==> design/flow/design.v <==
module fullreg #(  parameter N = 16 )(
    input [N-1:0] d,
    output reg [N-1:0] q,
    input clk,
    input en,
    input clr,  
    input rst   
    );
always @(posedge clk,posedge rst) begin
    if(rst)
        q<=0;
    else    
    if(en==1)begin
        if(clr)
            q<=0;
        else
            q<=d;
    end
end
endmodule
module exp_adder_bias (
    input  wire [7:0] exp1,    
    input  wire [7:0] exp2,    
    output wire [7:0] exp_out  
);
    wire [8:0] sum;            
    wire [8:0] sum_minus_bias;
    assign sum = exp1 + exp2;
    assign sum_minus_bias = sum - 9'd127;
    assign exp_out = sum_minus_bias[7:0];
endmodule
module exp_normalizer (
    input  wire        msb_mult,    
    input  wire [7:0]  exp_in,      
    output wire [7:0]  exp_out      
);
    assign exp_out = msb_mult ? (exp_in + 8'd1) : exp_in;
endmodule
module mantissa_normalizer (
    input  wire [47:0] mult_out,    
    output wire [23:0] mant_out     
);
    assign mant_out = mult_out[47] ? 
                      mult_out[47:24] : 
                      mult_out[46:23];
endmodule
module mult24 (
    input  wire [23:0] a,    
    input  wire [23:0] b,    
    output wire [47:0] p     
);
    assign p = $unsigned(a) * $unsigned(b);
endmodule
module fp32mult (
    input  wire [31:0] x1,
    input  wire [31:0] x2,
    input  wire        en,
    input  wire        rst,
    input  wire        clk,
    output wire [31:0] y,
    output wire        ready
);
    wire [31:0] x1_reg;
    wire [31:0] x2_reg;
    fullreg #(32) reg_x1 (.clk(clk), .rst(rst), .clr(1'b0), .en(en), .d(x1), .q(x1_reg));
    fullreg #(32) reg_x2 (.clk(clk), .rst(rst), .clr(1'b0), .en(en), .d(x2), .q(x2_reg));
    wire sign1 = x1_reg[31];
    wire sign2 = x2_reg[31];
    wire [7:0] exp1 = x1_reg[30:23];
    wire [7:0] exp2 = x2_reg[30:23];
    wire [23:0] mant1 = {1'b1, x1_reg[22:0]};  
    wire [23:0] mant2 = {1'b1, x2_reg[22:0]};
    wire sign_result = sign1 ^ sign2;
    wire [7:0] exp_sum;
      wire en_d1;
    wire en_d2;
    exp_adder_bias exp_add_inst (
        .exp1(exp1),
        .exp2(exp2),
        .exp_out(exp_sum)
    );
    wire [47:0] mant_product;
    mult24 mult_inst (
        .a(mant1),
        .b(mant2),
        .p(mant_product)
    );
    wire [7:0] exp_norm;
    exp_normalizer exp_norm_inst (
        .msb_mult(mant_product[47]),
        .exp_in(exp_sum),
        .exp_out(exp_norm)
    );
    wire [23:0] mant_norm;
    mantissa_normalizer mant_norm_inst (
        .mult_out(mant_product),
        .mant_out(mant_norm)
    );
    wire [31:0] result_comb;
    assign result_comb = {sign_result, exp_norm, mant_norm[22:0]};
    fullreg #(32) reg_out (
        .clk(clk),
        .rst(rst),
        .clr(1'b0),
        .en(en_d1),
        .d(result_comb),
        .q(y)
    );
    fullreg #(1) reg_en_stage1 (
        .clk(clk),
        .rst(rst),
        .clr(1'b0),
        .en(1'b1),
        .d(en),
        .q(en_d1)
    );
    fullreg #(1) reg_en_stage2 (
        .clk(clk),
        .rst(rst),
        .clr(1'b0),
        .en(1'b1),
        .d(en_d1),
        .q(en_d2)
    );
    assign ready = en_d2;
endmodule
==> design/flow/run.sh <==
#!/bin/bash
# the make line also repeats each setting of config.mk as NAME=value (left out here)
make -C /OpenROAD-flow-scripts/flow DESIGN_CONFIG=/design/flow/config.mk WORK_HOME=/design/flow/orfs CLKGATE_MAP_FILE= finish
==> design/flow/config.mk <==
export PLATFORM = sky130hd
export DESIGN_NAME = fp32mult
export DESIGN_NICKNAME = fp32mult
export VERILOG_FILES = /design/flow/design.v
export SDC_FILE = /design/flow/constraint.sdc
export NUM_CORES = 4
export LEC_CHECK = 0
export CAP_MARGIN = 20
export CORE_MARGIN = 2
export CORE_UTILIZATION = 70
export SETUP_SLACK_MARGIN = 2.16
export SLEW_MARGIN = 20
==> design/flow/constraint.sdc <==
create_clock -name core_clock -period 8.13 [get_ports {clk}]
set_input_delay 1.6260 -clock core_clock [delete_from_list [all_inputs] [get_ports {clk}]]
set_output_delay 1.6260 -clock core_clock [all_outputs]
set_load 0.01 [all_outputs]
==> results of run 1 <==
[cell type report]
cell class	instances	area share, %
Multi-Input combinational cell	1636	68.6
Sequential cell	98	9.60
Antenna cell	4	0.0375
Clock inverter	6	0.249
Inverter	607	8.60
Tap cell	402	1.89
Clock buffer	9	0.844
Timing Repair Buffer	272	10.2
[layer usage]
| layer | global-route usage (%) | up-vias | wire length [um] |
|---|---|---|---|
| li1 | - | 7607 | - |
| met1 | 49.2 | 9064 | 23300 |
| met2 | 69.9 | 1035 | 33500 |
| met3 | 8.56 | 387 | 7010 |
| met4 | 27.3 | 0 | 5860 |
| met5 | 0 | - | 0 |
[metrics by stage]
| step | setup WS, ns | hold slack, ns |
|---|---|---|
| after floorplan | 1.61 | 0.387 |
| after global routing | 0.936 | 0.532 |
| after detailed placement | 0.0263 | 0.489 |
| after CTS | 1.16 | 0.509 |
| final | 1.08 | 0.504 |
| after global placement | 0.128 | 0.479 |
[what timing repair did]
action | CTS | global route
setup buffers | 76 | 40
pin swaps | 72 | 41
endpoints found under the setup margin | 31 | 31
resized | 135 | 82
endpoints found under the hold margin | 0 | 0
gates cloned | 4 | 2
==> flow_summary.ini, run 1 <==
; yosys + openroad results
[worst_setup_path]
crit_fanout = 16
critPathBufInv = 4
end_kind = flop
path_cells = and2_1 -> fa_1 -> inv_1 -> fa_1 -> inv_1 -> fa_1 -> fa_1 -> fa_1 -> fa_1 -> inv_1 -> fa_1 -> inv_1 -> ha_4 -> and4_4 -> nand3_2 -> or3b_4 -> o22ai_4 -> a211o_1 -> a2111o_1 -> a2111oi_4 -> o311ai_2 -> o211ai_2
reg2reg_depth = 22
worst-r2r-setup-slack_ns = 1.08
cp_slowest_cell = dfrtp_2
timing.rr.start = reg_x2.q[19]
reg2reg_to = reg_out.q[21]
max_stage_delay_ns = 0.61
crit_end = reg_out.q[21]
critPathKind = flop to flop
cp_common_cell = fa_1
startpoint = reg_x2.q[19]
cpLargestDelayFamily = adder cells
cp_num_cells = 22
critPathLaunchType = flop
crit_arrival_ns = 7.28
required_ns = 8.36

[finish]
comb_area_um2 = 18300
seq_area_um2 = 2560
fin_util_pct = 84.1
postLayoutCellArea_um2 = 26700
layout.nets = 3356
final_cells = 3034
area_delta_synth_final_pct = 17.8
num-fill-cells = 1814

[final_timing]
setup_viol = 0
maxSlewHeadroom_pct = 31.7
finalMaxSlewViolations = 0
worstMarginPinSlew_ns = 1.02
clock-skew-final_ns = 0.00578
timing.final.crit_period_ns = 7.05
final_hold_viol_count = 0
fmax_mhz = 142
finalCritPeriodShare_pct = 86.8
rsz0062_at_grt = yes
setup_tns_ns = 0

[routing]
wl_um = 69700
remaining_drc_errors = 0
viasPerCell = 5.96
wl_per_cell_um = 23.0
vias = 18100
detail-route-antenna-nets = 0
drt_iter0_drc = 1494
first_pass_iters = 6

[yosys]
synth_cell_type_count = 72
synth_top_cell_by_count = inv_1
ys_sh_simple_pct = 14.8
avgSynthCellArea_um2 = 9.23
ys_warn_count = 2
ys_cells = 2454
async_flop_share_pct = 100
ys_top_cells_by_count = inv_1, fa_1, nand2_1
ys_area_um2 = 22700
synth_seq_share_pct = 10.8
synth_flops = 98
floorplan.nets = 3186
synth_adder_area_share_pct = 52.7
syn_area_um2 = 22700
edf_count = 0
mux_share_pct = 2.82
netlist.area_leader.share_pct = 42.6
top_logic_kind = adder cells
aoi_share_pct = 5.47
area_leaders = fa_1, dfrtp_1, ha_1
ys_sh_xor_pct = 1.35
synth_cells = 2454
synth_top_cell_by_area = fa_1
ys.flop_type = dfrtp_1

[status]
outcome = timing/DRC/antenna clean

[floorplanning]
die-height_um = 184
die_area_um2 = 33800
dieWidth_um = 184
row_count = 65
io-pin-count = 100
coreArea_um2 = 31700
fp_util_pct = 71.4

[worst_hold_path]
holdCritPathClass = flop to flop
hold_depth = 1
min_from = reg_out.q[25]
hold_end = reg_out.q[25]

[clock_tree]
cts.clk_slew.worst_paths_ns = 0.07
clock-sinks = 98
cts_root_buffer = clkbuf_16
cts_buffers = 9
cts_tree = done
clk_latency_ns = 0.35
ctsHoldBuffers = 0
cts_buffer_depth = 2
cts.htree.levels = 3

[grt]
grt_pass1_wl_um = 105000
grt_pass1_vias = 19600
antenna_found_initial = 2
grt_usage_pct = 41.8
grt_overflow = 0
grt_max_degree = 84

[placed_design]
dp.cells = 2893
place_hpwl_um = 48400
io_buffers = 99
place_congestion = 0.967
dpl_cell_area_um2 = 24400

[job]
cap_violations = 0
warning_count = 32
==> run 2, diff against run 1 <==
ABC_AREA = 1   (was unset)
CAP_MARGIN = 35   (was 20)
CORE_ASPECT_RATIO = 0.74   (was unset)
CORE_UTILIZATION = 72   (was 70)
CTS_CLUSTER_DIAMETER = 340   (was unset)
CTS_CLUSTER_SIZE = 77   (was unset)
GPL_ROUTABILITY_DRIVEN = 1   (was unset)
HOLD_SLACK_MARGIN = 0.29   (was unset)
MAX_ROUTING_LAYER = met5   (was unset)
MIN_ROUTING_LAYER = met1   (was unset)
PLACE_DENSITY = 0.64   (was unset)
SETUP_SLACK_MARGIN = -0.66   (was 2.16)
SLEW_MARGIN = 5   (was 20)
TNS_END_PERCENT = 95   (was unset)
clock period = 9.49 ns   (was 8.13 ns; I/O delays follow)
==> run 2 against run 1 <==
  * Worst setup slack improved by 0.63 ns
  * Synthesized cell count increased by 29%
  * Maximum frequency fell by 9.4%
  * Still clean
==> flow_summary.ini, run 2 <==
; yosys + openroad results
[clock_tree]
cts.htree.levels = 3
cts_buffer_depth = 2
clk_latency_ns = 0.40
cts_resized = 0
cts_root_buffer = clkbuf_16
post_cts_buffers = 0
cts_buffers = 9
clock-sinks = 98
cts.clk_slew.worst_paths_ns = 0.10
cts_tree = done
ctsHoldBuffers = 0

[worst_setup_path]
cp_num_cells = 23
cp_slowest_cell = dfrtp_1
max_stage_delay_ns = 0.94
crit_end = reg_out.q[3]
critPathLaunchType = flop
reg2reg_to = reg_out.q[3]
worst-r2r-setup-slack_ns = 1.70
timing.rr.start = reg_x2.q[0]
critPathKind = flop to flop
cp_common_cell = fa_1
required_ns = 9.76
crit_fanout = 23
critPathBufInv = 6
reg2reg_depth = 23
path_cells = inv_1 -> fa_1 -> inv_1 -> fa_1 -> inv_1 -> fa_1 -> fa_1 -> inv_1 -> fa_1 -> fa_1 -> inv_1 -> fa_1 -> inv_1 -> ha_1 -> a21oi_1 -> o21ai_0 -> a21oi_1 -> nand2_1 -> a21oi_1 -> xor2_1 -> nand2_1 -> nand3_1 -> nand2_1
startpoint = reg_x2.q[0]
end_kind = flop
cpLargestDelayFamily = adder cells
crit_arrival_ns = 8.06

[yosys]
mux_share_pct = 2.12
ys_cells = 3165
aoi_share_pct = 2.76
top_logic_kind = adder cells
floorplan.nets = 3897
synth_cell_type_count = 36
ys_area_um2 = 24400
synth_adder_area_share_pct = 49.0
syn_area_um2 = 24400
synth_flops = 98
edf_count = 0
synth_top_cell_by_count = inv_1
synth_cells = 3165
async_flop_share_pct = 100
area_leaders = fa_1, inv_1, nand2_1
ys_sh_xor_pct = 0.683
ys_warn_count = 2
avgSynthCellArea_um2 = 7.70
ys_top_cells_by_count = inv_1, nand2_1, fa_1
synth_top_cell_by_area = fa_1
netlist.area_leader.share_pct = 39.6
synth_seq_share_pct = 10.1
ys_sh_simple_pct = 18.4
ys.flop_type = dfrtp_1

[final_timing]
finalMaxSlewViolations = 0
fin_hold_ws_ns = 0.484
worstMarginPinSlew_ns = 0.982
final_hold_viol_count = 0
maxSlewHeadroom_pct = 34.6
setup_viol = 0
fmax_mhz = 128
rsz0062_at_grt = no
clock-skew-final_ns = 0.0307
setup_slack_ns = 1.70
finalCritPeriodShare_pct = 82.0
timing.final.crit_period_ns = 7.79
setup_tns_ns = 0

[routing]
viasPerCell = 5.67
remaining_drc_errors = 0
wl_um = 72400
antenna_cells = 0
wl_per_cell_um = 19.8
drt_iter0_drc = 2063
detail-route-antenna-nets = 0
vias = 20700
first_pass_iters = 8

[floorplanning]
row_count = 57
dieWidth_um = 218
io-pin-count = 100
fp_util_pct = 73.7
die-height_um = 162
die_area_um2 = 35400
coreArea_um2 = 33100

[job]
warning_count = 29
cap_violations = 0

[grt]
grt_pass1_vias = 22600
antenna_found_initial = 1
grt_max_degree = 75
grt_overflow = 0
grt_pass1_wl_um = 117000
grt_usage_pct = 43.6

[placed_design]
dp_worst_setup_slack_ns = 2.03
place_hpwl_um = 57700
place_congestion = 1.00
io_buffers = 99
dp.cells = 3637

[finish]
layout.nets = 3941
final_cells = 3656
area_delta_synth_final_pct = 9.18

[worst_hold_path]
holdCritPathClass = flop to flop
min_from = reg_out.q[29]
hold_depth = 2
hold_end = reg_out.q[29]

[status]
outcome = timing/DRC/antenna clean
## run 2: layout make-up
cell class	instances	area [um2]
Clock inverter	6	55.1
Sequential cell	98	2450
Clock buffer	10	229
Inverter	980	3680
Timing Repair Buffer	146	1850
Multi-Input combinational cell	1974	17800
Tap cell	442	553
Fill cell	2179	6480
## run 2: through the flow
step                      util, %  area, um2
final                        80.4      26600
after CTS                    80.2      26500
after detailed placement     79.4      26300
after floorplan                 -      24400
after global routing         80.4      26600
after global placement       77.3      25600
## run 2: routing by layer
layer / vias to the layer above / part of all wire, % / global-route usage [%]
li1: 9016 / - / -
met4: 0 / 4.3 / 17.5
met1: 9956 / 38 / 58.4
met3: 307 / 14 / 13.5
met5: - / 0 / 0
met2: 1437 / 44 / 67.1
==> run 3, diff against run 2 <==
ABC_AREA = unset   (was 1)
CAP_MARGIN = 20   (was 35)
CORE_ASPECT_RATIO = unset   (was 0.74)
CTS_CLUSTER_DIAMETER = 396   (was 340)
CTS_CLUSTER_SIZE = 100   (was 77)
GPL_ROUTABILITY_DRIVEN = unset   (was 1)
HOLD_SLACK_MARGIN = unset   (was 0.29)
MAX_ROUTING_LAYER = unset   (was met5)
MIN_ROUTING_LAYER = unset   (was met1)
PLACE_DENSITY = 0.38   (was 0.64)
SETUP_SLACK_MARGIN = 0.88   (was -0.66)
SLEW_MARGIN = 20   (was 5)
TNS_END_PERCENT = unset   (was 95)
clock period = 4.24 ns   (was 9.49 ns; I/O delays follow)
==> run 3 against run 2 <==
  * The layout now fails its checks (negative setup slack)
  * Sequential cell count did not move
  * Register-to-register slack got worse by 5.3 ns
  * Cell area rose by 5.3%
  * Final cell count fell by 13%
  * Worst setup slack got worse by 5.3 ns
==> flow_summary.ini, run 3 <==
; yosys + openroad results
[status]
outcome = failed layout checks
so_faults = negative setup slack

[final_timing]
setup_slack_ns = -3.58
fmax_mhz = 128
fin_hold_ws_ns = 0.507
maxSlewHeadroom_pct = 30.2
finalMaxSlewViolations = 0
finalCritPeriodShare_pct = 185
rsz0062_at_grt = yes
clock-skew-final_ns = 0.0189
worstMarginPinSlew_ns = 1.05
setup_viol = 31
final_hold_viol_count = 0
timing.final.crit_period_ns = 7.82

[yosys]
ys_area_um2 = 22700
ys_sh_simple_pct = 14.8
async_flop_share_pct = 100
aoi_share_pct = 5.47
syn_area_um2 = 22700
floorplan.nets = 3186
synth_cells = 2454
synth_flops = 98
synth_adder_area_share_pct = 52.7
ys.flop_type = dfrtp_1
synth_cell_type_count = 72
synth_top_cell_by_area = fa_1
ys_sh_xor_pct = 1.35
ys_cells = 2454
ys_top_cells_by_count = inv_1, fa_1, nand2_1
netlist.area_leader.share_pct = 42.6
mux_share_pct = 2.82
synth_seq_share_pct = 10.8
ys_warn_count = 2
synth_top_cell_by_count = inv_1
area_leaders = fa_1, dfrtp_1, ha_1
avgSynthCellArea_um2 = 9.23
edf_count = 0
top_logic_kind = adder cells

[grt]
grt_pass1_wl_um = 111000
grt_overflow = 0
grt_pass1_vias = 21400
antenna_found_initial = 6
grt_usage_pct = 44.3
grt_max_degree = 59

[routing]
wl_um = 78100
vias = 19900
detail-route-antenna-nets = 0
viasPerCell = 6.26
wl_per_cell_um = 24.6
first_pass_iters = 11
remaining_drc_errors = 0
drt_iter0_drc = 2291

[placed_design]
place_hpwl_um = 52900
dpl_cell_area_um2 = 26400
place_congestion = 0.939
io_buffers = 99

[floorplanning]
die_area_um2 = 32900
io-pin-count = 100
fp_util_pct = 73.7
die-height_um = 181
row_count = 64
coreArea_um2 = 30700
dieWidth_um = 181

[worst_setup_path]
cpLargestDelayFamily = adder cells
timing.rr.start = reg_x2.q[0]
crit_arrival_ns = 8.09
cp_common_cell = fa_1
required_ns = 4.51
end_kind = flop
critPathBufInv = 10
reg2reg_to = reg_out.q[14]
crit_end = reg_out.q[14]
worst-r2r-setup-slack_ns = -3.58
startpoint = reg_x2.q[0]
cp_num_cells = 28
max_stage_delay_ns = 0.62
critPathLaunchType = flop
reg2reg_depth = 28
critPathKind = flop to flop
cp_slowest_cell = fa_1
crit_fanout = 17

[job]
cap_violations = 0
warning_count = 32

[clock_tree]
cts.clk_slew.worst_paths_ns = 0.09
cts.htree.levels = 3
clock-sinks = 98
cts_buffers = 9
cts_tree = done
cts_buffer_depth = 2
ctsHoldBuffers = 0
cts_root_buffer = clkbuf_16
clk_latency_ns = 0.37

[worst_hold_path]
hold_depth = 1
holdCritPathClass = flop to flop
min_from = reg_out.q[25]
hold_end = reg_out.q[25]

[finish]
postLayoutCellArea_um2 = 28000
layout.nets = 3505
area_delta_synth_final_pct = 23.7
run 3: area by class of cell:
class | count | area, um2
multi-input cells | 1632 | 18300
repair buffers | 425 | 4110
fillers | 1246 | 2730
flip-flops and latches | 98 | 2480
inverters | 607 | 2290
well taps | 396 | 495
clock buffers | 11 | 233
clock inverters | 5 | 87.6
diodes | 5 | 12.5
run 3: stage by stage:
| stage | worst slack, ns | cells | util (%) | TNS, ns |
|---|---|---|---|---|
| finish | -3.58 | 3179 | 91.1 | -101.03 |
| global route | -3.67 | 3175 | 91.1 | -103.78 |
| CTS | -2.77 | 3153 | 89.1 | -81.92 |
| detailed placement | -3.03 | 3095 | 85.8 | -86.70 |
| global placement | -2.79 | 3095 | 85.8 | -82.32 |
| floorplan | -2.28 | 2454 | - | -65.97 |
run 3: timing repair:
| item | CTS | global route |
|---|---|---|
| cloned | 3 | 3 |
| hold endpoints to repair | 0 | 0 |
| resized | 75 | 93 |
| endpoints found under the setup margin | 31 | 31 |
| pin swaps | 35 | 51 |
| buffers inserted | 39 | 17 |
run 3: per-layer routing:
layer  global-route usage [%]  share of wire, %  vias up
li1                         -                 -     7896
met1                     50.4                31     9770
met2                     76.2                48     1599
met3                     7.58                11      630
met4                     31.2                10        4
met5                        0             0.046        -
==> run 4, diff against run 3 <==
CAP_MARGIN = 15   (was 20)
CELL_PAD_IN_SITES_DETAIL_PLACEMENT = 0   (was unset)
CORE_UTILIZATION = 54   (was 72)
CTS_CLUSTER_DIAMETER = unset   (was 396)
CTS_CLUSTER_SIZE = unset   (was 100)
MIN_ROUTING_LAYER = met2   (was unset)
PLACE_DENSITY = unset   (was 0.38)
PLACE_DENSITY_LB_ADDON = 0.17   (was unset)
SETUP_SLACK_MARGIN = unset   (was 0.88)
SLEW_MARGIN = 15   (was 20)
TNS_END_PERCENT = 30   (was unset)
clock period = 9.36 ns   (was 4.24 ns; I/O delays follow)
==> run 4 against run 3 <==
  * Synthesized cell count did not move
  * Global-route usage increased by 0.56 points
  * Register-to-register slack better by 4.0 ns
  * Count of clock-buffer cells in the layout is 1 lower
  * The run now finishes clean
  * Highest routed layer unchanged
==> flow_summary.ini, run 4 <==
; yosys + openroad results
[yosys]
ys_sh_xor_pct = 1.35
ys_sh_simple_pct = 14.8
area_leaders = fa_1, dfrtp_1, ha_1
ys_area_um2 = 22700
floorplan.nets = 3186
ys_cells = 2454
synth_adder_area_share_pct = 52.7
aoi_share_pct = 5.47
synth_flops = 98
top_logic_kind = adder cells
synth_top_cell_by_area = fa_1
ys_top_cells_by_count = inv_1, fa_1, nand2_1
edf_count = 0
mux_share_pct = 2.82
avgSynthCellArea_um2 = 9.23
netlist.area_leader.share_pct = 42.6
syn_area_um2 = 22700
synth_seq_share_pct = 10.8
synth_cells = 2454
synth_top_cell_by_count = inv_1
synth_cell_type_count = 72
ys_warn_count = 2
ys.flop_type = dfrtp_1
async_flop_share_pct = 100

[floorplanning]
fp_util_pct = 54.4
die-height_um = 209
row_count = 75
dieWidth_um = 209
die_area_um2 = 43600
io-pin-count = 100
coreArea_um2 = 41700

[clock_tree]
cts_buffers = 9
cts.htree.levels = 3
cts_resized = 0
cts_root_buffer = clkbuf_16
clock-sinks = 98
cts_tree = done
cts_buffer_depth = 2
ctsHoldBuffers = 0
post_cts_buffers = 0
clk_latency_ns = 0.37
cts.clk_slew.worst_paths_ns = 0.07

[final_timing]
rsz0062_at_grt = no
setup_tns_ns = 0
fin_hold_ws_ns = 0.515
final_hold_viol_count = 0
maxSlewHeadroom_pct = 12.8
clock-skew-final_ns = 0.0145
setup_viol = 0
finalMaxSlewViolations = 0
timing.final.crit_period_ns = 8.92
setup_slack_ns = 0.441
finalCritPeriodShare_pct = 95.3
fmax_mhz = 112
worstMarginPinSlew_ns = 1.31

[finish]
area_delta_synth_final_pct = 8.34
layout.nets = 3208
seq_area_um2 = 2460
num-fill-cells = 3712
comb_area_um2 = 17500

[routing]
wl_met1_um = 0
first_pass_iters = 41
wl_um = 63800
drt_iter0_drc = 4061
wl_per_cell_um = 20.8
wl_met2_um = 31300
viasPerCell = 7.36
dr.max_layer_used = met5
detail-route-antenna-nets = 0
remaining_drc_errors = 0
wl_met3_um = 23800
vias = 22500

[grt]
antenna_found_initial = 13
grt_overflow = 0
grt_pass1_wl_um = 101000
grt_usage_pct = 44.8
grt_max_degree = 84
grt_pass1_vias = 26500

[worst_setup_path]
cp_common_cell = fa_1
crit_fanout = 19
reg2reg_depth = 25
reg2reg_to = reg_out.q[28]
critPathKind = flop to flop
critPathBufInv = 7
startpoint = reg_x2.q[8]
end_kind = flop
max_stage_delay_ns = 0.97
timing.rr.start = reg_x2.q[8]
crit_arrival_ns = 9.20
cpLargestDelayFamily = adder cells
cp_slowest_cell = dfrtp_1
critPathLaunchType = flop
required_ns = 9.64
worst-r2r-setup-slack_ns = 0.44
crit_end = reg_out.q[28]
cp_num_cells = 25

[placed_design]
place_congestion = 0.981
dp_worst_setup_slack_ns = 0.892
place_hpwl_um = 48500
io_buffers = 99

[job]
warning_count = 27
cap_violations = 0

[status]
outcome = timing/DRC/antenna clean

[worst_hold_path]
min_from = reg_x1.q[21]
holdCritPathClass = flop to flop
hold_end = reg_x1.q[21]
hold_depth = 1
## run 4: area by class of cell
class | instances | area share, %
Clock inverter | 5 | 0.439
Clock buffer | 10 | 0.974
Tap cell | 539 | 2.75
Antenna cell | 43 | 0.439
Multi-Input combinational cell | 1632 | 71.2
Timing Repair Buffer | 128 | 4.92
Sequential cell | 98 | 10.0
Inverter | 607 | 9.30
## run 4: through the flow
step           utilization, %  instances  area, um2
6_report                 58.9       3062      24500
5_1_grt                  58.9       3057      24500
4_1_cts                  58.6       3019      24400
3_5_place_dp             57.8       3004      24100
3_3_place_gp             57.8       3004      24100
2_1_floorplan               -       2454      22700
## run 4: routing by layer
layer | track usage (%) | up-vias
li1 | - | 7304
met1 | - | 8401
met2 | 54.0 | 5956
met3 | 56.6 | 858
met4 | 12.4 | 22
met5 | 15.6 | -
==> run 5, diff against run 4 <==
CAP_MARGIN = 35   (was 15)
CELL_PAD_IN_SITES_DETAIL_PLACEMENT = unset   (was 0)
CORE_UTILIZATION = 41   (was 54)
CTS_CLUSTER_DIAMETER = 391   (was unset)
GPL_ROUTABILITY_DRIVEN = 1   (was unset)
MAX_ROUTING_LAYER = met4   (was unset)
MIN_ROUTING_LAYER = met1   (was met2)
PLACE_DENSITY_LB_ADDON = 0.02   (was 0.17)
SLEW_MARGIN = 20   (was 15)
TNS_END_PERCENT = 95   (was 30)
clock period = 12.4 ns   (was 9.36 ns; I/O delays follow)
==> run 5 against run 4 <==
  * Still clean
  * Core utilization decreased by 14 points
  * Final cell count up 4.5%
  * Maximum frequency rose by 7.7%
  * Hold slack got worse by 0.0043 ns
  * Sequential share of layout area decreased by 0.10 points
  * Non-clock buffer count increased by 16
  * Critical path type unchanged
  * Critical endpoint is now reg_out.q[10]
==> flow_summary.ini, run 5 <==
; yosys + openroad results
[status]
outcome = timing/DRC/antenna clean

[clock_tree]
cts_resized = 0
cts.htree.levels = 3
ctsHoldBuffers = 0
clk_latency_ns = 0.37
clock-sinks = 98
post_cts_buffers = 0
cts_tree = done
cts_root_buffer = clkbuf_16
cts_buffers = 9
cts.clk_slew.worst_paths_ns = 0.08
cts_buffer_depth = 2

[worst_setup_path]
required_ns = 12.66
critPathBufInv = 5
reg2reg_to = reg_out.q[10]
cp_slowest_cell = dfrtp_1
critPathKind = flop to flop
path_cells = clkinv_1 -> nor2_1 -> fa_1 -> fa_1 -> inv_1 -> fa_1 -> fa_1 -> inv_1 -> fa_1 -> fa_1 -> inv_1 -> fa_1 -> inv_1 -> ha_1 -> and4_1 -> nand2b_1 -> o41ai_2 -> o2111a_2 -> o21ai_1 -> nand2_2 -> a21oi_1 -> a32o_1
timing.rr.start = reg_x2.q[0]
cp_common_cell = fa_1
critPathLaunchType = flop
startpoint = reg_x2.q[0]
end_kind = flop
cpLargestDelayFamily = adder cells
cp_num_cells = 22
worst-r2r-setup-slack_ns = 4.12
max_stage_delay_ns = 0.92
crit_fanout = 24
crit_end = reg_out.q[10]
crit_arrival_ns = 8.54
reg2reg_depth = 22

[yosys]
mux_share_pct = 2.82
synth_adder_area_share_pct = 52.7
ys_sh_simple_pct = 14.8
synth_flops = 98
ys.flop_type = dfrtp_1
ys_top_cells_by_count = inv_1, fa_1, nand2_1
ys_area_um2 = 22700
netlist.area_leader.share_pct = 42.6
avgSynthCellArea_um2 = 9.23
ys_cells = 2454
ys_warn_count = 2
synth_cell_type_count = 72
synth_cells = 2454
aoi_share_pct = 5.47
edf_count = 0
synth_seq_share_pct = 10.8
synth_top_cell_by_count = inv_1
ys_sh_xor_pct = 1.35
floorplan.nets = 3186
syn_area_um2 = 22700
async_flop_share_pct = 100
top_logic_kind = adder cells
synth_top_cell_by_area = fa_1
area_leaders = fa_1, dfrtp_1, ha_1

[grt]
grt_usage_pct = 26.8
grtUsageMet3_pct = 2.68
grt_most_used_layer = met2
grt_overflow = 0
grt_pass1_vias = 18000
antenna_found_initial = 2
grt_max_degree = 63
gr-usage-met2_pct = 46.5
use_met1_pct = 33.0
grt_pass1_wl_um = 109000

[floorplanning]
dieWidth_um = 239
die_area_um2 = 57100
fp_util_pct = 41.3
coreArea_um2 = 54900
row_count = 86
io-pin-count = 100
die-height_um = 239

[finish]
area_delta_synth_final_pct = 9.34
num-fill-cells = 5513
layout.nets = 3224
seq_area_um2 = 2450
comb_area_um2 = 17500

[worst_hold_path]
holdCritPathClass = flop to flop
hold_depth = 1
min_from = reg_x2.q[20]
hold_end = reg_x2.q[20]

[routing]
detail-route-antenna-nets = 0
antenna_cells = 0
viasPerCell = 5.06
first_pass_iters = 5
vias = 16200
remaining_drc_errors = 0
wl_um = 70100
wl_per_cell_um = 21.9
drt_iter0_drc = 837

[job]
cap_violations = 0
warning_count = 27

[placed_design]
io_buffers = 99
place_congestion = 0.861
place_hpwl_um = 54100

[final_timing]
final_hold_viol_count = 0
rsz0062_at_grt = no
setup_viol = 0
clock-skew-final_ns = 0.0132
setup_tns_ns = 0
maxSlewHeadroom_pct = 41.1
fmax_mhz = 121
worstMarginPinSlew_ns = 0.883
timing.final.crit_period_ns = 8.28
finalCritPeriodShare_pct = 66.8
finalMaxSlewViolations = 0
-- run 5: stage by stage --
step | instances | instance area (um2) | hold WS, ns | setup slack, ns | util [%]
3_5_place_dp | 3183 | 24400 | 0.483 | 4.13 | 44.5
2_1_floorplan | 2454 | 22700 | 0.387 | 5.50 | -
3_3_place_gp | 3181 | 24400 | 0.482 | 4.17 | 44.4
4_1_cts | 3199 | 24700 | 0.503 | 4.14 | 45.1
6_report | 3201 | 24800 | 0.511 | 4.12 | 45.1
5_1_grt | 3201 | 24800 | 0.526 | 3.81 | 45.1
-- run 5: layer usage --
layer,routed length [um],up-vias
li1,-,7331
met4,2560,0
met3,2450,101
met1,29100,8404
met2,36000,359
met5,0,-
-- run 5: layout make-up --
cell class / instances / area share [%]
Tap cell: 704 / 3.56
Multi-Input combinational cell: 1632 / 70.5
Clock buffer: 10 / 0.965
Inverter: 607 / 9.21
Timing Repair Buffer: 144 / 5.60
Clock inverter: 6 / 0.232
Sequential cell: 98 / 9.91
==> run 6, diff against run 5 <==
CAP_MARGIN = 0   (was 35)
CORE_ASPECT_RATIO = 0.83   (was unset)
CORE_UTILIZATION = 72   (was 41)
CTS_CLUSTER_DIAMETER = 57   (was 391)
CTS_CLUSTER_SIZE = 82   (was unset)
GPL_ROUTABILITY_DRIVEN = unset   (was 1)
HOLD_SLACK_MARGIN = -0.04   (was unset)
MIN_ROUTING_LAYER = unset   (was met1)
PLACE_DENSITY_LB_ADDON = 0.06   (was 0.02)
SETUP_SLACK_MARGIN = 2.23   (was unset)
TNS_END_PERCENT = unset   (was 95)
clock period = 7.56 ns   (was 12.4 ns; I/O delays follow)
==> run 6 against run 5 <==
  * Hold slack barely moved
  * Critical path depth rose by 2
  * Count of clock-buffer cells in the layout rose by 1
  * Non-clock buffer count rose by 148
  * Synthesized cell count did not move
  * Critical endpoint unchanged
==> flow_summary.ini, run 6 <==
; yosys + openroad results
[status]
outcome = timing/DRC/antenna clean

[worst_setup_path]
path_cells = buf_8 -> buf_4 -> and2_1 -> fa_1 -> fa_1 -> inv_1 -> fa_1 -> fa_1 -> inv_1 -> fa_1 -> fa_1 -> inv_1 -> fa_1 -> inv_2 -> ha_4 -> a21oi_1 -> o21ai_1 -> inv_1 -> o41ai_4 -> o2111a_2 -> or3_4 -> a211oi_2 -> o21bai_1 -> a32o_1
critPathKind = flop to flop
critPathBufInv = 7
worst-r2r-setup-slack_ns = 0.30
cp_num_cells = 24
cp_common_cell = fa_1
critPathLaunchType = flop
reg2reg_depth = 24
timing.rr.start = reg_x2.q[8]
crit_fanout = 7
reg2reg_to = reg_out.q[10]
max_stage_delay_ns = 0.58
end_kind = flop
cp_slowest_cell = fa_1
startpoint = reg_x2.q[8]
required_ns = 7.80
crit_arrival_ns = 7.50
cpLargestDelayFamily = adder cells
crit_end = reg_out.q[10]

[clock_tree]
cts.clk_slew.worst_paths_ns = 0.07
cts_buffers = 9
cts.htree.levels = 3
clock-sinks = 98
cts_buffer_depth = 2
clk_latency_ns = 0.37
cts_root_buffer = clkbuf_16
cts_tree = done
ctsHoldBuffers = 0

[placed_design]
io_buffers = 99
place_congestion = 1.00
dpl_cell_area_um2 = 24800
place_hpwl_um = 50200

[yosys]
ys_warn_count = 2
synth_adder_area_share_pct = 52.7
area_leaders = fa_1, dfrtp_1, ha_1
ys_top_cells_by_count = inv_1, fa_1, nand2_1
ys.flop_type = dfrtp_1
synth_flops = 98
edf_count = 0
ys_sh_xor_pct = 1.35
aoi_share_pct = 5.47
synth_cells = 2454
synth_seq_share_pct = 10.8
mux_share_pct = 2.82
async_flop_share_pct = 100
floorplan.nets = 3186
netlist.area_leader.share_pct = 42.6
top_logic_kind = adder cells
syn_area_um2 = 22700
avgSynthCellArea_um2 = 9.23
ys_cells = 2454
synth_top_cell_by_area = fa_1
ys_sh_simple_pct = 14.8
synth_top_cell_by_count = inv_1
ys_area_um2 = 22700
synth_cell_type_count = 72

[finish]
fin_util_pct = 86.4
layout.nets = 3375
num-fill-cells = 1605
comb_area_um2 = 18300
area_delta_synth_final_pct = 18.8
seq_area_um2 = 2530
postLayoutCellArea_um2 = 26900

[routing]
first_pass_iters = 6
vias = 18500
wl_um = 71000
viasPerCell = 6.03
drt_iter0_drc = 1769
remaining_drc_errors = 0
detail-route-antenna-nets = 0
wl_per_cell_um = 23.1

[final_timing]
setup_tns_ns = 0
rsz0062_at_grt = yes
final_hold_viol_count = 0
clock-skew-final_ns = 0.0130
maxSlewHeadroom_pct = 32.5
timing.final.crit_period_ns = 7.26
finalCritPeriodShare_pct = 96.0
worstMarginPinSlew_ns = 1.01
setup_viol = 0
finalMaxSlewViolations = 0
fmax_mhz = 138

[floorplanning]
dieWidth_um = 199
die_area_um2 = 32900
die-height_um = 166
fp_util_pct = 72.7
io-pin-count = 100
coreArea_um2 = 31200
row_count = 59

[worst_hold_path]
hold_end = reg_out.q[7]
holdCritPathClass = flop to flop
min_from = reg_out.q[7]
hold_depth = 2

[grt]
grt_usage_pct = 44.3
antenna_found_initial = 4
grt_overflow = 0
grt_max_degree = 84
grt_pass1_vias = 19500
grt_pass1_wl_um = 105000

[job]
warning_count = 30
cap_violations = 0
[run 6: repair_timing]
item,4_1_cts,5_1_grt
cloned,4,3
pin swaps,38,61
resized,127,89
setup endpoints to repair,31,31
setup buffers,58,37
[run 6: area by class of cell]
cell class                 count  share of cell area [%]
multi-input combinational   1635                    67.9
sequential                    98                    9.41
clock inverter                 4                   0.195
inverter                     607                    8.53
tap                          427                    1.99
antenna                        3                  0.0279
clock buffer                  11                   0.902
timing repair buffer         292                    11.0
[run 6: per-stage QoR]
stage,instances,hold WS [ns],setup WS (ns)
after floorplan,2454,0.387,1.04
after global placement,2957,0.475,0.224
after detailed placement,2957,0.487,0.0710
after CTS,3034,0.499,0.629
after global routing,3076,0.514,0.193
final,3077,0.511,0.304
[run 6: layer usage]
metal	part of all wire [%]	global-route usage, %	wire length, um
met3	11	9.00	7840
met1	34	52.7	24200
met2	48	71.5	33800
met5	0	-	0
met4	7.3	24.6	5210
==> run 7, diff against run 6 <==
ABC_AREA = 1   (was unset)
CAP_MARGIN = 35   (was 0)
CORE_ASPECT_RATIO = unset   (was 0.83)
CORE_UTILIZATION = 26   (was 72)
CTS_CLUSTER_DIAMETER = 366   (was 57)
CTS_CLUSTER_SIZE = 100   (was 82)
GPL_ROUTABILITY_DRIVEN = 1   (was unset)
HOLD_SLACK_MARGIN = unset   (was -0.04)
MAX_ROUTING_LAYER = unset   (was met4)
MIN_ROUTING_LAYER = met1   (was unset)
PLACE_DENSITY = 0.82   (was unset)
PLACE_DENSITY_LB_ADDON = unset   (was 0.06)
SETUP_SLACK_MARGIN = unset   (was 2.23)
TNS_END_PERCENT = 10   (was unset)
clock period = 12.4 ns   (was 7.56 ns; I/O delays follow)
==> run 7 against run 6 <==
  * Critical endpoint is now reg_out.q[30]
  * Critical path depth rose by 2
  * Via count rose by 7.0%
  * Worst setup slack improved by 5.0 ns
  * Still clean
  * Die area rose to 2.9 times the previous value
  * Global-route usage fell by 30 points
  * Final cell count rose by 45%
  * Sequential cell count did not move
  * Synthesized cell count rose by 29%
  * Clock skew rose by 0.0090 ns
  * Sequential share of layout area fell by 0.49 points
  * Non-clock buffer count fell by 143
==> flow_summary.ini, run 7 <==
; yosys + openroad results
[yosys]
ys_sh_simple_pct = 18.4
aoi_share_pct = 2.76
synth_top_cell_by_area = fa_1
synth_top_cell_by_count = inv_1
edf_count = 0
synth_flops = 98
ys_warn_count = 2
mux_share_pct = 2.12
async_flop_share_pct = 100
top_logic_kind = adder cells
synth_cell_type_count = 36
avgSynthCellArea_um2 = 7.70
ys.flop_type = dfrtp_1
ys_sh_xor_pct = 0.683
floorplan.nets = 3897
area_leaders = fa_1, inv_1, nand2_1
synth_cells = 3165
syn_area_um2 = 24400
ys_top_cells_by_count = inv_1, nand2_1, fa_1
netlist.area_leader.share_pct = 39.6
ys_area_um2 = 24400
synth_seq_share_pct = 10.1
ys_cells = 3165
synth_adder_area_share_pct = 49.0

[routing]
vias = 19900
wl_um = 65900
drt_iter0_drc = 1547
first_pass_iters = 5
detail-route-antenna-nets = 0
remaining_drc_errors = 0
viasPerCell = 4.44
wl_per_cell_um = 14.7
antenna_cells = 0

[floorplanning]
die-height_um = 310
dieWidth_um = 310
row_count = 112
die_area_um2 = 96200
fp_util_pct = 26.2
coreArea_um2 = 93200
io-pin-count = 100

[clock_tree]
cts_resized = 0
post_cts_buffers = 0
cts_tree = done
cts_root_buffer = clkbuf_16
cts_buffers = 9
clock-sinks = 98
cts.clk_slew.worst_paths_ns = 0.08
clk_latency_ns = 0.40
ctsHoldBuffers = 0
cts_buffer_depth = 2
cts.htree.levels = 3

[finish]
area_delta_synth_final_pct = 12.8
final_cells = 4471
num-fill-cells = 9597
layout.nets = 3944
fin_util_pct = 29.5
postLayoutCellArea_um2 = 27500

[grt]
grt_overflow = 0
grt_most_used_layer = met2
grt_pass1_vias = 21200
grtUsageMet3_pct = 2.60
gr-usage-met2_pct = 24.1
use_met1_pct = 17.8
grt_max_degree = 60
grt_usage_pct = 14.2
antenna_found_initial = 2
grt_pass1_wl_um = 108000

[worst_setup_path]
reg2reg_to = reg_out.q[30]
startpoint = reg_x1.q[11]
cp_slowest_cell = dfrtp_1
worst-r2r-setup-slack_ns = 5.34
required_ns = 12.73
end_kind = flop
cpLargestDelayFamily = adder cells
cp_num_cells = 26
cp_common_cell = nand2_1
reg2reg_depth = 26
critPathLaunchType = flop
crit_fanout = 36
timing.rr.start = reg_x1.q[11]
crit_end = reg_out.q[30]
critPathKind = flop to flop
crit_arrival_ns = 7.38
max_stage_delay_ns = 0.69
critPathBufInv = 5

[final_timing]
timing.final.crit_period_ns = 7.06
worstMarginPinSlew_ns = 0.830
setup_viol = 0
finalMaxSlewViolations = 0
fmax_mhz = 142
finalCritPeriodShare_pct = 56.9
clock-skew-final_ns = 0.0220
final_hold_viol_count = 0
fin_hold_ws_ns = 0.497
rsz0062_at_grt = no
setup_slack_ns = 5.34
setup_tns_ns = 0
maxSlewHeadroom_pct = 44.7

[placed_design]
io_buffers = 99
place_hpwl_um = 54900
dp.cells = 4447
place_congestion = 0.939
dpl_cell_area_um2 = 27000
dp_worst_setup_slack_ns = 5.30

[status]
outcome = timing/DRC/antenna clean

[worst_hold_path]
holdCritPathClass = flop to flop
min_from = reg_out.q[2]
hold_depth = 2
hold_end = reg_out.q[2]

[job]
cap_violations = 0
warning_count = 27
run 7: layout make-up:
cell class | instances | area [um2] | area share (%)
inverter | 980 | 3680 | 13.4
clock buffer | 9 | 225 | 0.819
tap | 1254 | 1570 | 5.71
clock inverter | 7 | 96.3 | 0.350
timing repair buffer | 149 | 1680 | 6.12
sequential | 98 | 2450 | 8.92
multi-input combinational | 1974 | 17800 | 64.7
run 7: per-layer routing:
layer	share of wire, %	vias up
met5	0.017	-
met4	3.8	2
met3	8.0	198
met2	48	898
met1	40	9733
li1	-	9024
==> run 8, diff against run 7 <==
ABC_AREA = unset   (was 1)
CAP_MARGIN = 20   (was 35)
CORE_UTILIZATION = 66   (was 26)
CTS_CLUSTER_DIAMETER = unset   (was 366)
CTS_CLUSTER_SIZE = unset   (was 100)
GPL_ROUTABILITY_DRIVEN = unset   (was 1)
MIN_ROUTING_LAYER = unset   (was met1)
PLACE_DENSITY = unset   (was 0.82)
TNS_END_PERCENT = unset   (was 10)
clock period = 8.56 ns   (was 12.4 ns; I/O delays follow)
==> run 8 against run 7 <==
  * Via count down 16%
  * Largest cell class unchanged
==> flow_summary.ini, run 8 <==
; yosys + openroad results
[final_timing]
rsz0062_at_grt = no
maxSlewHeadroom_pct = 23.7
timing.final.crit_period_ns = 8.10
worstMarginPinSlew_ns = 1.14
finalCritPeriodShare_pct = 94.6
setup_tns_ns = 0
setup_viol = 0
fin_hold_ws_ns = 0.508
final_hold_viol_count = 0
fmax_mhz = 123
clock-skew-final_ns = 0.00920
finalMaxSlewViolations = 0

[yosys]
synth_seq_share_pct = 10.8
synth_flops = 98
top_logic_kind = adder cells
edf_count = 0
ys_cells = 2454
mux_share_pct = 2.82
aoi_share_pct = 5.47
ys_warn_count = 2
syn_area_um2 = 22700
synth_adder_area_share_pct = 52.7
ys_sh_xor_pct = 1.35
ys.flop_type = dfrtp_1
synth_cells = 2454
ys_top_cells_by_count = inv_1, fa_1, nand2_1
synth_cell_type_count = 72
netlist.area_leader.share_pct = 42.6
area_leaders = fa_1, dfrtp_1, ha_1
ys_sh_simple_pct = 14.8
avgSynthCellArea_um2 = 9.23
floorplan.nets = 3186
async_flop_share_pct = 100
synth_top_cell_by_area = fa_1
ys_area_um2 = 22700
synth_top_cell_by_count = inv_1

[routing]
first_pass_iters = 7
detail-route-antenna-nets = 0
drt_iter0_drc = 1020
vias = 16600
remaining_drc_errors = 0
wl_per_cell_um = 19.8
wl_um = 58300
viasPerCell = 5.64

[clock_tree]
cts_buffers = 9
ctsHoldBuffers = 0
post_cts_buffers = 0
clk_latency_ns = 0.36
cts_tree = done
cts_root_buffer = clkbuf_16
cts.htree.levels = 3
cts.clk_slew.worst_paths_ns = 0.08
cts_buffer_depth = 2
cts_resized = 0
clock-sinks = 98

[grt]
grt_max_degree = 84
grt_pass1_vias = 18600
antenna_found_initial = 2
grt_pass1_wl_um = 96500
grt_usage_pct = 35.2
grt_overflow = 0

[finish]
postLayoutCellArea_um2 = 24400
fin_util_pct = 72.4
layout.nets = 3222
area_delta_synth_final_pct = 7.65
num-fill-cells = 2625

[worst_setup_path]
required_ns = 8.81
reg2reg_to = reg_out.q[10]
critPathLaunchType = flop
critPathBufInv = 5
crit_end = reg_out.q[10]
worst-r2r-setup-slack_ns = 0.46
crit_fanout = 24
crit_arrival_ns = 8.34
cp_common_cell = fa_1
cp_slowest_cell = dfrtp_1
cpLargestDelayFamily = adder cells
path_cells = clkinvlp_4 -> nor2_1 -> fa_1 -> fa_1 -> inv_1 -> fa_1 -> fa_1 -> inv_1 -> fa_1 -> fa_1 -> inv_1 -> fa_1 -> inv_1 -> ha_1 -> and4_1 -> nand2b_1 -> o41ai_2 -> o2111a_2 -> o21ai_1 -> nand2_2 -> a21oi_1 -> a32o_1
max_stage_delay_ns = 0.81
reg2reg_depth = 22
critPathKind = flop to flop
cp_num_cells = 22
startpoint = reg_x2.q[0]
end_kind = flop
timing.rr.start = reg_x2.q[0]

[worst_hold_path]
hold_depth = 2
holdCritPathClass = flop to flop
hold_end = reg_out.q[7]
min_from = reg_out.q[7]

[floorplanning]
row_count = 67
io-pin-count = 100
die-height_um = 189
dieWidth_um = 189
fp_util_pct = 67.2
die_area_um2 = 35800
coreArea_um2 = 33700

[placed_design]
io_buffers = 99
place_hpwl_um = 46600
dpl_cell_area_um2 = 24100
place_congestion = 0.913

[status]
outcome = timing/DRC/antenna clean

[job]
warning_count = 29
cap_violations = 0
## run 8: metal layers
metal / part of all wire [%] / up-vias / GRT usage [%]
li1: - / 7332 / -
met1: 37 / 8487 / 44.0
met4: 4.9 / 0 / 14.7
met3: 6.7 / 156 / 4.26
met2: 51 / 625 / 62.2
met5: 0 / - / 0
## run 8: cell type report
type                       instances  area [um2]  share of cell area, %
tap                              448         561                   2.30
clock inverter                     7        81.3                  0.334
clock buffer                       9         225                  0.924
timing repair buffer             142        1310                   5.37
antenna                            1        2.50                 0.0103
multi-input combinational       1632       17500                   71.6
inverter                         607        2280                   9.37
sequential                        98        2450                   10.1
## run 8: through the flow
stage	cells	worst slack (ns)
global placement	2927	0.629
global route	2944	0.0901
CTS	2943	0.454
detailed placement	2927	0.466
floorplan	2454	1.66
finish	2944	0.462
==> run 9, diff against run 8 <==
CELL_PAD_IN_SITES_GLOBAL_PLACEMENT = 1   (was unset)
CORE_UTILIZATION = 55   (was 66)
CTS_CLUSTER_DIAMETER = 154   (was unset)
CTS_CLUSTER_SIZE = 100   (was unset)
HOLD_SLACK_MARGIN = 0.25   (was unset)
PLACE_DENSITY = 0.86   (was unset)
TNS_END_PERCENT = 25   (was unset)
clock period = 10.0 ns   (was 8.56 ns; I/O delays follow)
==> run 9 against run 8 <==
  * Routed wire length up 4.2%
  * Sequential cell count is the same
  * Worst setup slack improved by 1.1 ns
  * Area after synthesis unchanged
  * First-iteration DRC count is 11% lower
  * Critical path type unchanged
==> flow_summary.ini, run 9 <==
; yosys + openroad results
[yosys]
synth_seq_share_pct = 10.8
ys_sh_simple_pct = 14.8
edf_count = 0
ys_cells = 2454
async_flop_share_pct = 100
aoi_share_pct = 5.47
syn_area_um2 = 22700
synth_adder_area_share_pct = 52.7
netlist.area_leader.share_pct = 42.6
ys.flop_type = dfrtp_1
ys_top_cells_by_count = inv_1, fa_1, nand2_1
area_leaders = fa_1, dfrtp_1, ha_1
ys_warn_count = 2
synth_top_cell_by_count = inv_1
floorplan.nets = 3186
synth_cell_type_count = 72
synth_top_cell_by_area = fa_1
synth_cells = 2454
top_logic_kind = adder cells
avgSynthCellArea_um2 = 9.23
synth_flops = 98
mux_share_pct = 2.82
ys_sh_xor_pct = 1.35
ys_area_um2 = 22700

[final_timing]
setup_tns_ns = 0
setup_viol = 0
clock-skew-final_ns = 0.0169
fin_hold_ws_ns = 0.511
timing.final.crit_period_ns = 8.49
finalCritPeriodShare_pct = 84.9
maxSlewHeadroom_pct = 23.4
fmax_mhz = 118
finalMaxSlewViolations = 0
rsz0062_at_grt = no
worstMarginPinSlew_ns = 1.15
final_hold_viol_count = 0

[worst_hold_path]
min_from = reg_out.q[25]
holdCritPathClass = flop to flop
hold_depth = 1
hold_end = reg_out.q[25]

[floorplanning]
row_count = 74
die-height_um = 207
die_area_um2 = 42800
coreArea_um2 = 40700
dieWidth_um = 207
fp_util_pct = 55.6
io-pin-count = 100

[finish]
postLayoutCellArea_um2 = 24300
final_cells = 3004
area_delta_synth_final_pct = 7.41
layout.nets = 3199

[clock_tree]
clock-sinks = 98
ctsHoldBuffers = 0
clk_latency_ns = 0.36
cts.clk_slew.worst_paths_ns = 0.07
cts_buffers = 9
cts_buffer_depth = 2
post_cts_buffers = 0
cts_tree = done
cts.htree.levels = 3
cts_root_buffer = clkbuf_16
cts_resized = 0

[worst_setup_path]
path_cells = inv_1 -> nor2_1 -> fa_1 -> inv_1 -> fa_1 -> inv_1 -> fa_1 -> fa_1 -> fa_1 -> fa_1 -> inv_1 -> fa_1 -> inv_1 -> ha_1 -> and4_1 -> nand3_1 -> or3b_1 -> o22ai_2 -> a21oi_1 -> a211oi_1 -> o2111a_1 -> o311ai_1 -> o211ai_1
critPathBufInv = 5
reg2reg_to = reg_out.q[20]
reg2reg_depth = 23
cp_num_cells = 23
worst-r2r-setup-slack_ns = 1.51
end_kind = flop
cpLargestDelayFamily = adder cells
startpoint = reg_x2.q[12]
required_ns = 10.26
critPathLaunchType = flop
cp_slowest_cell = dfrtp_1
cp_common_cell = fa_1
critPathKind = flop to flop
crit_end = reg_out.q[20]
timing.rr.start = reg_x2.q[12]
crit_arrival_ns = 8.75
max_stage_delay_ns = 1.09
crit_fanout = 19

[placed_design]
dp.cells = 2988
dpl_cell_area_um2 = 24000
io_buffers = 99
place_congestion = 0.916
place_hpwl_um = 48000

[routing]
wl_um = 60800
drt_iter0_drc = 907
vias = 16400
wl_per_cell_um = 20.2
detail-route-antenna-nets = 0
first_pass_iters = 7
viasPerCell = 5.48
remaining_drc_errors = 0
antenna_cells = 0

[grt]
antenna_found_initial = 2
grt_overflow = 0
grt_max_degree = 84
grt_pass1_vias = 18400
grt_pass1_wl_um = 98300
grt_usage_pct = 30.5

[job]
warning_count = 27
cap_violations = 0

[status]
outcome = timing/DRC/antenna clean
==> run 9: routing by layer <==
layer / global-route usage, % / up-vias / share of wire (%)
met3: 5.16 / 122 / 5.9
li1: - / 7260 / -
met4: 10.5 / 2 / 3.9
met2: 53.8 / 515 / 51
met1: 38.1 / 8550 / 39
met5: 0 / - / 0.020
==> run 9: area by class of cell <==
type	count	area [um2]
multi-input cells	1632	17500
fillers	3639	16400
flip-flops and latches	98	2460
inverters	607	2280
repair buffers	119	1140
well taps	532	666
clock buffers	12	267
clock inverters	4	56.3
==> run 9: through the flow <==
stage	util, %	worst slack [ns]
after floorplan	-	3.10
after global placement	58.9	1.69
after detailed placement	58.9	1.66
after CTS	59.7	1.60
after global routing	59.7	1.15
final	59.7	1.51
==> run 10, diff against run 9 <==
CELL_PAD_IN_SITES_GLOBAL_PLACEMENT = unset   (was 1)
CORE_UTILIZATION = 57   (was 55)
CTS_CLUSTER_DIAMETER = 200   (was 154)
HOLD_SLACK_MARGIN = unset   (was 0.25)
PLACE_DENSITY = unset   (was 0.86)
SETUP_SLACK_MARGIN = -0.98   (was unset)
TNS_END_PERCENT = unset   (was 25)
==> run 10 against run 9 <==
  * Area after synthesis unchanged
  * Non-clock buffer count grew 11
  * Clock skew is 0.0095 ns higher
  * Sequential cell count unchanged
  * Critical path type unchanged
  * Largest cell class unchanged
==> flow_summary.ini, run 10 <==
; yosys + openroad results
[status]
outcome = timing/DRC/antenna clean

[placed_design]
place_congestion = 0.899
dp.cells = 2992
place_hpwl_um = 48200
dp_worst_setup_slack_ns = 1.44
io_buffers = 99
dpl_cell_area_um2 = 24100

[final_timing]
timing.final.crit_period_ns = 8.68
final_hold_viol_count = 0
clock-skew-final_ns = 0.0264
finalMaxSlewViolations = 0
setup_tns_ns = 0
finalCritPeriodShare_pct = 86.8
worstMarginPinSlew_ns = 1.18
fmax_mhz = 115
fin_hold_ws_ns = 0.508
setup_slack_ns = 1.32
rsz0062_at_grt = no
maxSlewHeadroom_pct = 21.2
setup_viol = 0

[grt]
grt_pass1_vias = 18100
grt_overflow = 0
grt_max_degree = 84
grt_usage_pct = 32.3
antenna_found_initial = 1
grt_pass1_wl_um = 100000

[floorplanning]
row_count = 73
dieWidth_um = 203
fp_util_pct = 57.4
die-height_um = 203
io-pin-count = 100
die_area_um2 = 41300
coreArea_um2 = 39500

[yosys]
ys_top_cells_by_count = inv_1, fa_1, nand2_1
aoi_share_pct = 5.47
ys_warn_count = 2
synth_flops = 98
synth_seq_share_pct = 10.8
synth_cell_type_count = 72
ys.flop_type = dfrtp_1
floorplan.nets = 3186
async_flop_share_pct = 100
ys_cells = 2454
ys_sh_xor_pct = 1.35
synth_adder_area_share_pct = 52.7
area_leaders = fa_1, dfrtp_1, ha_1
avgSynthCellArea_um2 = 9.23
edf_count = 0
top_logic_kind = adder cells
synth_top_cell_by_count = inv_1
synth_top_cell_by_area = fa_1
ys_area_um2 = 22700
synth_cells = 2454
syn_area_um2 = 22700
mux_share_pct = 2.82
netlist.area_leader.share_pct = 42.6
ys_sh_simple_pct = 14.8

[finish]
fin_util_pct = 61.9
comb_area_um2 = 17500
final_cells = 3012
num-fill-cells = 3419
postLayoutCellArea_um2 = 24400
seq_area_um2 = 2460
area_delta_synth_final_pct = 7.79
layout.nets = 3210

[clock_tree]
clock-sinks = 98
cts_root_buffer = clkbuf_16
ctsHoldBuffers = 0
post_cts_buffers = 0
cts_resized = 0
cts.clk_slew.worst_paths_ns = 0.09
clk_latency_ns = 0.37
cts_buffer_depth = 2
cts_buffers = 9
cts.htree.levels = 3
cts_tree = done

[routing]
first_pass_iters = 5
detail-route-antenna-nets = 0
drt_iter0_drc = 789
viasPerCell = 5.46
wl_per_cell_um = 20.7
wl_um = 62300
vias = 16400
remaining_drc_errors = 0

[worst_setup_path]
max_stage_delay_ns = 0.96
startpoint = reg_x2.q[8]
crit_fanout = 16
required_ns = 10.21
cp_num_cells = 25
cp_slowest_cell = dfrtp_1
worst-r2r-setup-slack_ns = 1.32
reg2reg_depth = 25
crit_end = reg_out.q[20]
cp_common_cell = fa_1
critPathLaunchType = flop
cpLargestDelayFamily = adder cells
end_kind = flop
critPathKind = flop to flop
timing.rr.start = reg_x2.q[8]
crit_arrival_ns = 8.89
critPathBufInv = 7
reg2reg_to = reg_out.q[20]

[worst_hold_path]
hold_end = reg_out.q[21]
min_from = reg_out.q[21]
holdCritPathClass = flop to flop
hold_depth = 2

[job]
warning_count = 28
cap_violations = 0
## run 10: layer usage
layer / vias to the layer above / track usage [%] / part of all wire [%]
met2: 505 / 57.1 / 51
met5: - / 0 / 0
met1: 8499 / 41.0 / 40
li1: 7301 / - / -
met3: 133 / 3.45 / 4.9
met4: 0 / 12.2 / 4.4
## run 10: area by class of cell
| cell class | count | share of cell area, % |
|---|---|---|
| Multi-Input combinational cell | 1632 | 71.5 |
| Sequential cell | 98 | 10.1 |
| Inverter | 607 | 9.34 |
| Timing Repair Buffer | 130 | 5.00 |
| Tap cell | 525 | 2.69 |
| Clock buffer | 9 | 0.922 |
| Clock inverter | 7 | 0.389 |
| Antenna cell | 4 | 0.0410 |
==> run 11, diff against run 10 <==
CAP_MARGIN = 0   (was 20)
CORE_UTILIZATION = 72   (was 57)
CTS_CLUSTER_DIAMETER = unset   (was 200)
CTS_CLUSTER_SIZE = unset   (was 100)
GPL_ROUTABILITY_DRIVEN = 1   (was unset)
MIN_ROUTING_LAYER = met1   (was unset)
PLACE_DENSITY_LB_ADDON = 0.06   (was unset)
SETUP_SLACK_MARGIN = -0.43   (was -0.98)
TNS_END_PERCENT = 95   (was unset)
clock period = 5.74 ns   (was 10.0 ns; I/O delays follow)
==> run 11 against run 10 <==
  * Now fails the layout checks on negative setup slack
  * Sequential cell count stayed put
  * First-iteration DRC count went up to 2.6 times the previous value
  * Register-to-register slack lost 3.2 ns
  * Count of clock-buffer cells in the layout is 2 higher
  * Critical endpoint is now reg_out.q[10]
==> flow_summary.ini, run 11 <==
; yosys + openroad results
[final_timing]
fmax_mhz = 131
worstMarginPinSlew_ns = 1.04
finalCritPeriodShare_pct = 133
clock-skew-final_ns = 0.0152
final_hold_viol_count = 0
maxSlewHeadroom_pct = 30.4
finalMaxSlewViolations = 0
rsz0062_at_grt = yes
fin_hold_ws_ns = 0.512
setup_slack_ns = -1.91
setup_viol = 31
timing.final.crit_period_ns = 7.65
setup_tns_ns = -54.23

[yosys]
top_logic_kind = adder cells
ys_sh_xor_pct = 1.35
synth_top_cell_by_count = inv_1
ys_cells = 2454
edf_count = 0
synth_flops = 98
ys_area_um2 = 22700
floorplan.nets = 3186
async_flop_share_pct = 100
syn_area_um2 = 22700
ys_warn_count = 2
aoi_share_pct = 5.47
avgSynthCellArea_um2 = 9.23
mux_share_pct = 2.82
ys_sh_simple_pct = 14.8
synth_top_cell_by_area = fa_1
synth_cells = 2454
synth_seq_share_pct = 10.8
ys.flop_type = dfrtp_1
synth_adder_area_share_pct = 52.7
synth_cell_type_count = 72
ys_top_cells_by_count = inv_1, fa_1, nand2_1
netlist.area_leader.share_pct = 42.6
area_leaders = fa_1, dfrtp_1, ha_1

[floorplanning]
coreArea_um2 = 30700
dieWidth_um = 181
fp_util_pct = 73.7
io-pin-count = 100
die-height_um = 181
die_area_um2 = 32900
row_count = 64

[worst_setup_path]
cp_common_cell = fa_1
required_ns = 6.00
end_kind = flop
crit_arrival_ns = 7.91
reg2reg_depth = 26
max_stage_delay_ns = 0.77
cp_slowest_cell = fa_1
cpLargestDelayFamily = adder cells
critPathLaunchType = flop
timing.rr.start = reg_x1.q[16]
critPathKind = flop to flop
reg2reg_to = reg_out.q[10]
worst-r2r-setup-slack_ns = -1.91
cp_num_cells = 26
crit_fanout = 13
critPathBufInv = 9
crit_end = reg_out.q[10]
startpoint = reg_x1.q[16]

[clock_tree]
cts.htree.levels = 3
ctsHoldBuffers = 0
cts_buffer_depth = 2
cts_root_buffer = clkbuf_16
clock-sinks = 98
cts_tree = done
cts.clk_slew.worst_paths_ns = 0.08
cts_buffers = 9
clk_latency_ns = 0.37

[placed_design]
place_congestion = 0.946
dpl_cell_area_um2 = 26300
place_hpwl_um = 52200
io_buffers = 99
dp.cells = 3089
dp_worst_setup_slack_ns = -1.52

[finish]
layout.nets = 3505
postLayoutCellArea_um2 = 27900
fin_util_pct = 90.7
final_cells = 3176
area_delta_synth_final_pct = 23.1

[worst_hold_path]
min_from = reg_out.q[30]
hold_depth = 1
holdCritPathClass = flop to flop
hold_end = reg_out.q[30]

[routing]
wl_um = 78500
detail-route-antenna-nets = 0
remaining_drc_errors = 0
first_pass_iters = 6
viasPerCell = 6.27
vias = 19900
wl_per_cell_um = 24.7
drt_iter0_drc = 2084

[job]
cap_violations = 0
warning_count = 30

[grt]
grt_usage_pct = 44.6
antenna_found_initial = 3
grt_pass1_wl_um = 112000
grt_overflow = 0
grt_pass1_vias = 21700
grt_max_degree = 64

[status]
outcome = failed layout checks
so_faults = negative setup slack
## run 11: cell type report
class | instances | area (um2)
flip-flops and latches | 98 | 2490
clock buffers | 11 | 233
inverters | 607 | 2290
fillers | 1298 | 2870
repair buffers | 425 | 4040
clock inverters | 5 | 42.5
diodes | 2 | 5.00
well taps | 396 | 495
multi-input cells | 1632 | 18300
## run 11: routing by layer
| layer | wire, um | global-route usage (%) |
|---|---|---|
| met5 | 23 | 0 |
| met2 | 36700 | 76.0 |
| met1 | 23900 | 50.0 |
| met4 | 8410 | 32.6 |
| met3 | 9430 | 9.25 |
## run 11: what timing repair did
item | 4_1_cts | 5_1_grt
gates cloned | 2 | 2
pin swaps | 50 | 74
endpoints found under the setup margin | 31 | 31
resized | 96 | 79
setup buffers | 43 | 29
endpoints found under the hold margin | 0 | 0
